// eth_rx
module eth_rx (
    input wire i_clk,
    input wire i_reset,
    input wire [31:0] i_xver_rx_data,
    output logic [31:0] m00_axis_tdata,
    output logic [3:0] m00_axis_tkeep,
    output logic m00_axis_tvalid,
    output logic m00_axis_tlast,
    output logic m00_axis_tuser
);
Size: roughly 430 flip-flops, roughly 73 I/O pins, ~37000 µm² of cells after synthesis.
clock: 6.22 ns
lec_check: 0
cap_margin: 20
core_margin: 10
core_utilization: 69
gpl_routability_driven: 0
max_routing_layer: met4
min_routing_layer: met2
setup_slack_margin: 1.4
slew_margin: 20
tns_end_percent: 100
run.sh (not shown) runs the stock make flow with config.mk's settings and CLKGATE_MAP_FILE=.
The first run stopped in global routing on GRT-0116.
Edit:
Settings changed: CORE_MARGIN 10 to 2, CORE_UTILIZATION 69 to 40, GPL_ROUTABILITY_DRIVEN 0 to not set, MAX_ROUTING_LAYER met4 to not set, MIN_ROUTING_LAYER met2 to not set, SETUP_SLACK_MARGIN 1.4 to not set, TNS_END_PERCENT 100 to not set.
Clock period 6.22 ns to 6.29 ns, I/O delays scaled along.
What happened:
- This time the run finished with timing, DRC and antenna clean
- synthesized cell count stays the same
- die area goes up by 50%
- area after synthesis stays the same
Edit:
Settings changed: CORE_UTILIZATION 40 to 61, SETUP_SLACK_MARGIN set to 1.32.
Clock period 6.29 ns to 4.79 ns, I/O delays scaled along.
Effect: The new run reached the layout checks and failed them: setup timing; core utilization climbs by 34 points; clock-buffer cell count does not change; combinational power climbs by about 50%; final area climbs by about 15%; cell count climbs by 1.8%.
Edit:
Settings changed: CORE_UTILIZATION 61 to 29, SETUP_SLACK_MARGIN 1.32 to not set.
Clock period 4.79 ns to 9.5 ns, I/O delays scaled along.
The new run ran to the end with no violations; count of clock-buffer cells in the layout is higher by 2; first-iteration DRC count goes down by 24%; via count went down by 12%; worst setup slack gains 3300 ps; design area falls by 13%; clock power drops by 46%; global-route usage went down by 27 points; non-clock buffer count fell by 605; wire length drops by 9.5%.
Edit:
Settings changed: CORE_UTILIZATION 29 to 72, CTS_CLUSTER_DIAMETER set to 321, CTS_CLUSTER_SIZE set to 98.
Clock period 9.5 ns to 4.5 ns, I/O delays scaled along.
=> The new run aborted during global routing (GRT-0232); die size goes down by well over a third; synthesized area is unchanged; synthesized cell count stays the same.

* * *

Setup of job 332:
Starting RTL as in the previous note.
==> flow/config.mk <==
export PLATFORM = sky130hd
export DESIGN_NAME = eth_rx
export DESIGN_NICKNAME = eth_rx
export VERILOG_FILES = /design/flow/design.v
export SDC_FILE = /design/flow/constraint.sdc
export NUM_CORES = 4
export LEC_CHECK = 0
export ABC_AREA = 1
export CAP_MARGIN = 20
export CORE_MARGIN = 2
export CORE_UTILIZATION = 72
export CTS_CLUSTER_DIAMETER = 321
export CTS_CLUSTER_SIZE = 98
export SLEW_MARGIN = 20
export TNS_END_PERCENT = 10
==> flow/constraint.sdc <==
create_clock -name core_clock -period 3.3 [get_ports {i_clk}]
set_input_delay 0.6600 -clock core_clock [delete_from_list [all_inputs] [get_ports {i_clk}]]
set_output_delay 0.6600 -clock core_clock [all_outputs]
set_load 0.01 [all_outputs]
Job 332 got as far as global routing (5_1_grt), where a tool error ended the run.
## Diff of input files: job 5325 against job 332
# job 332
export LEC_CHECK = 0
export ABC_AREA = 1
export CAP_MARGIN = 20
export CORE_MARGIN = 2
export CORE_UTILIZATION = 72
export CTS_CLUSTER_DIAMETER = 321
export CTS_CLUSTER_SIZE = 98
export SLEW_MARGIN = 20
export TNS_END_PERCENT = 10
create_clock -name core_clock -period 3.3 [get_ports {i_clk}]
# job 5325
export LEC_CHECK = 0
export CAP_MARGIN = 20
export CORE_MARGIN = 2
export CORE_UTILIZATION = 40
export SLEW_MARGIN = 20
create_clock -name core_clock -period 6.16 [get_ports {i_clk}]
==> results <==
Having completed the whole flow, job 5325 delivered a layout that passed the timing, design-rule and antenna checks.
Status: job 332 FAILED at global routing (5_1_grt) (tool error)
CTS H-tree depth came out higher on job 5325 than on job 332.
Job 5325: compound-cell area share of the yosys netlist 0.26 points above job 332
Synthesized netlist net count, job 332 and job 5325, higher one = job 332.
On post-CTS resize count: job 5325 sits below job 332.
Xor/xnor cell area share of the yosys netlist in job 5325 vs job 332: up 11 points
On setup slack at placement, job 5325 does better than job 332.
Diff job 332 and job 5325: synthesized cell count lower in job 5325
[inputs] job 3082 vs job 5325
# job 5325
export LEC_CHECK = 0
export CAP_MARGIN = 20
export CORE_MARGIN = 2
export CORE_UTILIZATION = 40
export SLEW_MARGIN = 20
create_clock -name core_clock -period 6.16 [get_ports {i_clk}]
# job 3082
export LEC_CHECK = 0
export CAP_MARGIN = 20
export CORE_MARGIN = 2
export CORE_UTILIZATION = 72
export CTS_CLUSTER_SIZE = 20
export HOLD_SLACK_MARGIN = 0.3
export PLACE_DENSITY = 0.66
export SETUP_SLACK_MARGIN = -0.31
export SLEW_MARGIN = 20
create_clock -name core_clock -period 5.05 [get_ports {i_clk}]
[summary]
Job 3082 finished every stage; the final checks, however, were not passed, the failures being negative setup slack.
When the final numbers for job 3082 and job 5325 were put side by side, the sequential power turned out to be smaller in job 5325.
Compare job 3082 and job 5325 | highest fanout seen on the critical path lower: job 3082
Sort job 3082 and job 5325 by met3 wirelength from detailed routing asc -> top: job 5325
Changes in job 5099 relative to job 3082:
# job 3082
export LEC_CHECK = 0
export CAP_MARGIN = 20
export CORE_MARGIN = 2
export CORE_UTILIZATION = 72
export CTS_CLUSTER_SIZE = 20
export HOLD_SLACK_MARGIN = 0.3
export PLACE_DENSITY = 0.66
export SETUP_SLACK_MARGIN = -0.31
export SLEW_MARGIN = 20
create_clock -name core_clock -period 5.05 [get_ports {i_clk}]
# job 5099
export LEC_CHECK = 0
export CAP_MARGIN = 20
export CORE_MARGIN = 2
export CORE_UTILIZATION = 69
export MAX_ROUTING_LAYER = met4
export SETUP_SLACK_MARGIN = 1.4
export SLEW_MARGIN = 20
export TNS_END_PERCENT = 100
create_clock -name core_clock -period 6.22 [get_ports {i_clk}]
--- outcome ---
The slowest library cell on the worst path comes out sky130_fd_sc_hd__xor3_2 in one run and sky130_fd_sc_hd__mux2i_1 in the other, namely in job 3082 and job 5099 respectively. The top routing layer in use comes out met4 in one run and met5 in the other, namely in job 5099 and job 3082 respectively. Job 5099 went all the way through the flow, and no timing, DRC or antenna check failed. Job 3082 → job 5099: total power down 22%, tap cell count up 2.4%, total detailed-routing wirelength down 6.0 mm, share of total power in combinational logic up 0.3 points.
The following lists how job 4931 was set up differently from job 5099:
# job 5099
export LEC_CHECK = 0
export CAP_MARGIN = 20
export CORE_MARGIN = 2
export CORE_UTILIZATION = 69
export MAX_ROUTING_LAYER = met4
export SETUP_SLACK_MARGIN = 1.4
export SLEW_MARGIN = 20
export TNS_END_PERCENT = 100
create_clock -name core_clock -period 6.22 [get_ports {i_clk}]
# job 4931
export LEC_CHECK = 0
export CAP_MARGIN = 20
export CORE_MARGIN = 2
export CORE_UTILIZATION = 70
export CTS_CLUSTER_DIAMETER = 339
export CTS_CLUSTER_SIZE = 20
export MAX_ROUTING_LAYER = met4
export PLACE_DENSITY = 0.64
export SLEW_MARGIN = 20
create_clock -name core_clock -period 4.69 [get_ports {i_clk}]
--- outcome ---
- Ran to the end and failed final checks on negative setup slack: job 4931.
- Relative to job 5099, the overall track demand over capacity in global routing of job 4931 is higher by 2.0 points.
- Going from job 5099 to job 4931, largest net degree at the start of global routing shrinks by 22%.
- Diff job 5099 -> job 4931: die size now sits lower; maximum clock rate has decreased; number of diodes up 3; share of the final layout cell area in multi-input gates down 2.3 points.
- Share of total power in combinational logic, job 5099 and job 4931: higher on job 4931
- From job 5099 to job 4931, post-synth design cell area did not move at all.
- In the tables for job 5099 and job 4931, filler cell count reads lower with job 4931.
- Job 4931 ends up with lower count of clock-buffer cells in the layout than job 5099 does.
Changes in job 431 relative to job 4931:
# job 4931
export LEC_CHECK = 0
export CAP_MARGIN = 20
export CORE_MARGIN = 2
export CORE_UTILIZATION = 70
export CTS_CLUSTER_DIAMETER = 339
export CTS_CLUSTER_SIZE = 20
export MAX_ROUTING_LAYER = met4
export PLACE_DENSITY = 0.64
export SLEW_MARGIN = 20
create_clock -name core_clock -period 4.69 [get_ports {i_clk}]
# job 431
export LEC_CHECK = 0
export CAP_MARGIN = 20
export CORE_MARGIN = 2
export CORE_UTILIZATION = 33
export SLEW_MARGIN = 20
create_clock -name core_clock -period 8.65 [get_ports {i_clk}]
### Flow results
Of job 4931 and job 431, job 4931 shows the lower smallest hold slack, with job 431 above it.
Job 431 went all the way through the flow, and no timing, DRC or antenna check failed.
From job 4931 to job 431 the numbers moved as follows: number of nets at floorplan essentially unchanged; global-route wire length before repair dropped about 4%.
Job 431 vs job 4931, startpoint of the worst setup timing path: phy_rx_valid$_SDFF_PP0_ vs u_rx.u_rx_crc.crc_reg[2]$_SDFF_PP1_
Power and IR drop assume default switching activity.
